==> flow/design.v (excerpt) <==
module top(
    input wire clk,
    input wire reset,
    input wire [7:0] next_in,
    output wire [7:0] f
    );
Size: roughly 1300 cells after synthesis, roughly 140 flip-flops, ~0.012 mm2 of cells after synthesis.
Settings: LEC_CHECK=0, CAP_MARGIN=20, CELL_PAD_IN_SITES_DETAIL_PLACEMENT=1, CELL_PAD_IN_SITES_GLOBAL_PLACEMENT=1, CORE_ASPECT_RATIO=1.2, CORE_MARGIN=2, CORE_UTILIZATION=42, CTS_CLUSTER_DIAMETER=133, CTS_CLUSTER_SIZE=46, GPL_ROUTABILITY_DRIVEN=0, GPL_TIMING_DRIVEN=1, MAX_ROUTING_LAYER=met5, SLEW_MARGIN=20, TNS_END_PERCENT=20; clock period 10.0 ns.
run.sh (not shown) runs the stock make flow with config.mk's settings and CLKGATE_MAP_FILE=.
The baseline finished but fails on setup timing.
Then changed:
Settings changed: ABC_AREA from default to 1, CELL_PAD_IN_SITES_DETAIL_PLACEMENT 1 to default, CORE_ASPECT_RATIO 1.2 to 1.95, CORE_UTILIZATION 42 to 61, CTS_CLUSTER_DIAMETER 133 to 351, CTS_CLUSTER_SIZE 46 to 98, GPL_ROUTABILITY_DRIVEN 0 to default, GPL_TIMING_DRIVEN 1 to default, MAX_ROUTING_LAYER met5 to default, PLACE_DENSITY from default to 0.37, SLEW_MARGIN 20 to 35, TNS_END_PERCENT 20 to 30.
Result:
- Now the flow finished with timing, DRC and antenna clean
- area after synthesis barely changes
- final area goes down by 12%
- via count goes up by 8.3%
- maximum frequency goes up by 11%
- die area goes down by 30%
- non-clock buffer count goes down by 208
Then changed:
Settings changed: CELL_PAD_IN_SITES_DETAIL_PLACEMENT from default to 1, CORE_ASPECT_RATIO 1.95 to 1.2, CORE_UTILIZATION 61 to 42, CTS_CLUSTER_DIAMETER 351 to 133, CTS_CLUSTER_SIZE 98 to 75, GPL_ROUTABILITY_DRIVEN from default to 0, GPL_TIMING_DRIVEN from default to 0, MAX_ROUTING_LAYER from default to met4, PLACE_DENSITY 0.37 to default, SETUP_SLACK_MARGIN from default to 1.59, SLEW_MARGIN 35 to 20, TNS_END_PERCENT 30 to 75.
What happened:
- setup slack improved by 1000 ps
- fmax goes up by 12%
- wire length came out higher by 20%
- clock skew fell by 13 ps
- die size is higher by 43%
- core utilization came out lower by 14 points
- register-to-register slack improved by 1000 ps
- total power shrinks by 4.1%
Then changed:
Settings changed: CELL_PAD_IN_SITES_DETAIL_PLACEMENT 1 to default, CORE_ASPECT_RATIO 1.2 to default, CTS_CLUSTER_DIAMETER 133 to 351, CTS_CLUSTER_SIZE 75 to 98, GPL_ROUTABILITY_DRIVEN 0 to default, GPL_TIMING_DRIVEN 0 to default, MAX_ROUTING_LAYER met4 to default, SETUP_SLACK_MARGIN 1.59 to default, SLEW_MARGIN 20 to 35, TNS_END_PERCENT 75 to 30.
Effect:
- The new run finished with timing, DRC and antenna clean
- cell area fell by 14%
- clock skew goes up by 5.9 ps
- core utilization decreases by 7.7 points
- sequential power barely changes
- total power drops by 4.5%
- synthesized area is unchanged
- synthesized cell count does not change
- clock power falls by 11%


v34:
top again, from the RTL that the note above started with.
Settings: LEC_CHECK=0, CAP_MARGIN=30, CELL_PAD_IN_SITES_GLOBAL_PLACEMENT=1, CORE_ASPECT_RATIO=0.92, CORE_MARGIN=2, CORE_UTILIZATION=72, CTS_CLUSTER_DIAMETER=54, CTS_CLUSTER_SIZE=61, MAX_ROUTING_LAYER=met4, PLACE_DENSITY=0.36, SETUP_SLACK_MARGIN=1.86, SLEW_MARGIN=20, TNS_END_PERCENT=40; clock period 6.27 ns.
In the summary table, v34 is marked failed, with error GPL-0301 raised in 3_1_place_gp_skip_io.
Relative to v34, the following input files were edited for v58:
# v34
export LEC_CHECK = 0
export CAP_MARGIN = 30
export CELL_PAD_IN_SITES_GLOBAL_PLACEMENT = 1
export CORE_ASPECT_RATIO = 0.92
export CORE_MARGIN = 2
export CORE_UTILIZATION = 72
export CTS_CLUSTER_DIAMETER = 54
export CTS_CLUSTER_SIZE = 61
export MAX_ROUTING_LAYER = met4
export PLACE_DENSITY = 0.36
export SETUP_SLACK_MARGIN = 1.86
export SLEW_MARGIN = 20
export TNS_END_PERCENT = 40
create_clock -name core_clock -period 6.27 [get_ports {clk}]
# v58
export LEC_CHECK = 0
export CAP_MARGIN = 20
export CORE_MARGIN = 2
export CORE_UTILIZATION = 40
export SLEW_MARGIN = 20
create_clock -name core_clock -period 12.0 [get_ports {clk}]
- Looking at the reports, v58 completed the entire flow and the layout it produced met the timing, DRC and antenna checks.
- From v58 to v34, mux cell area share after synthesis did not move at all.
- Compared with v34, in v58 chip height has increased, cell row count has increased.
- Diff v58..v34 | post-synthesis cell count from yosys | unchanged
- The higher die width of v34 and v58 is in v58.
- Diff v58..v34 | gate count of the mapped netlist | negligible
Setup changes, v58 to v13
# v58
export LEC_CHECK = 0
export CAP_MARGIN = 20
export CORE_MARGIN = 2
export CORE_UTILIZATION = 40
export SLEW_MARGIN = 20
create_clock -name core_clock -period 12.0 [get_ports {clk}]
# v13
export LEC_CHECK = 0
export CAP_MARGIN = 20
export CORE_MARGIN = 2
export CORE_UTILIZATION = 40
export SLEW_MARGIN = 20
create_clock -name core_clock -period 10.7 [get_ports {clk}]
### Flow results
- As far as total cell area reported by yosys after synthesis goes, v58 and v13 are indistinguishable; the numbers are identical.
- v13: worst IR drop on VDD is 34 uV higher than what v58 reported.
- Of v58 and v13, the higher sequential share of layout area belongs to v58.


Starting RTL as in the previous note.
clock: 10.9 ns
lec_check: 0
abc_area: 1
cap_margin: 5
cell_pad_in_sites_detail_placement: 1
core_margin: 8
core_utilization: 64
cts_cluster_diameter: 86
gpl_routability_driven: 0
max_routing_layer: met4
min_routing_layer: met2
slew_margin: 10
The starting point failed in 3_5_place_dp.
==> next run, changes <==
==> flow/config.mk (replaced) <==
export PLATFORM = sky130hd
export DESIGN_NAME = top
export DESIGN_NICKNAME = top
export VERILOG_FILES = /design/flow/design.v
export SDC_FILE = /design/flow/constraint.sdc
export NUM_CORES = 4
export LEC_CHECK = 0
export ABC_AREA = 1
export CAP_MARGIN = 20
export CORE_MARGIN = 2
export CORE_UTILIZATION = 66
export CTS_CLUSTER_SIZE = 15
export SLEW_MARGIN = 20
==> flow/constraint.sdc (replaced) <==
create_clock -name core_clock -period 7.67 [get_ports {clk}]
set_input_delay 1.5340 -clock core_clock [delete_from_list [all_inputs] [get_ports {clk}]]
set_output_delay 1.5340 -clock core_clock [all_outputs]
set_load 0.01 [all_outputs]
Outcome:
- With this change the flow produced a layout that fails on setup timing
- area after synthesis does not change
- die area drops by 18%
- synthesized cell count stays the same
==> next run, changes <==
--- a/flow/config.mk
+++ b/flow/config.mk
@@ -10,4 +10,4 @@
 export CORE_MARGIN = 2
-export CORE_UTILIZATION = 66
-export CTS_CLUSTER_SIZE = 15
+export CORE_UTILIZATION = 62
+export SETUP_SLACK_MARGIN = 0.91
 export SLEW_MARGIN = 20
==> flow/constraint.sdc (replaced) <==
create_clock -name core_clock -period 6.43 [get_ports {clk}]
set_input_delay 1.2860 -clock core_clock [delete_from_list [all_inputs] [get_ports {clk}]]
set_output_delay 1.2860 -clock core_clock [all_outputs]
set_load 0.01 [all_outputs]
What happened: The new run completed, yet does not pass: setup timing; via count goes down by 2.3%; synthesized area stays the same; power came out higher by 17%.
==> next run, changes <==
--- a/flow/config.mk
+++ b/flow/config.mk
@@ -7,7 +7,6 @@
 export LEC_CHECK = 0
-export ABC_AREA = 1
 export CAP_MARGIN = 20
 export CORE_MARGIN = 2
-export CORE_UTILIZATION = 62
-export SETUP_SLACK_MARGIN = 0.91
+export CORE_UTILIZATION = 72
+export SETUP_SLACK_MARGIN = -0.41
 export SLEW_MARGIN = 20
==> flow/constraint.sdc (replaced) <==
create_clock -name core_clock -period 5.33 [get_ports {clk}]
set_input_delay 1.0660 -clock core_clock [delete_from_list [all_inputs] [get_ports {clk}]]
set_output_delay 1.0660 -clock core_clock [all_outputs]
set_load 0.01 [all_outputs]
With this change the flow never finished: it broke off in 5_1_grt on GRT-0116.
Die area goes down by 14%.
Synthesized cell count goes down by about 22%.
Area after synthesis barely changes.


== the reference run ==
Starting RTL as in the previous note.
Settings: LEC_CHECK=0, ABC_AREA=1, CAP_MARGIN=20, CELL_PAD_IN_SITES_DETAIL_PLACEMENT=1, CELL_PAD_IN_SITES_GLOBAL_PLACEMENT=1, CORE_ASPECT_RATIO=1.2, CORE_MARGIN=9, CORE_UTILIZATION=42, CTS_CLUSTER_DIAMETER=133, CTS_CLUSTER_SIZE=75, GPL_ROUTABILITY_DRIVEN=0, GPL_TIMING_DRIVEN=0, MAX_ROUTING_LAYER=met4, SETUP_SLACK_MARGIN=1.59, SLEW_MARGIN=5, TNS_END_PERCENT=50; clock period 10.0 ns.
### the reference run -> the trial run
Settings: SETUP_SLACK_MARGIN: 1.59 -> unset; CTS_CLUSTER_SIZE: 75 -> 20; CORE_MARGIN: 9 -> 2; SLEW_MARGIN: 5 -> 20; CORE_ASPECT_RATIO: 1.2 -> unset; GPL_ROUTABILITY_DRIVEN: 0 -> unset; ABC_AREA: 1 -> unset; TNS_END_PERCENT: 50 -> unset; CELL_PAD_IN_SITES_DETAIL_PLACEMENT: 1 -> unset.
### Flow results
The trial run: flow complete, layout not clean; failing: setup timing
From the reference run to the trial run, post-synthesis register bit count did not move at all.
In the reports for the reference run and the trial run, the larger area growth from synthesis to layout belongs to the reference run.
The reference run has a higher post-layout total power than the trial run.
The trial run: met1 capacity usage during global routing 4.9 points above the reference run
Arithmetic-cell share of the synthesized area counting full adders, half adders and majority gates essentially unchanged between the reference run and the trial run.
Post-synthesis area per instance (the reference run / the trial run): 0.78
Quantity of gates resized following cts of the trial run falls short of that of the reference run by more than a quarter.
Going from the reference run to the trial run, die extent in y down 30 um; minimum clock period has increased; placed wire-length estimate went down by 16%; maximum fanout along the worst path up 2.
No activity file was given, so power comes from the tool's default toggle rates.
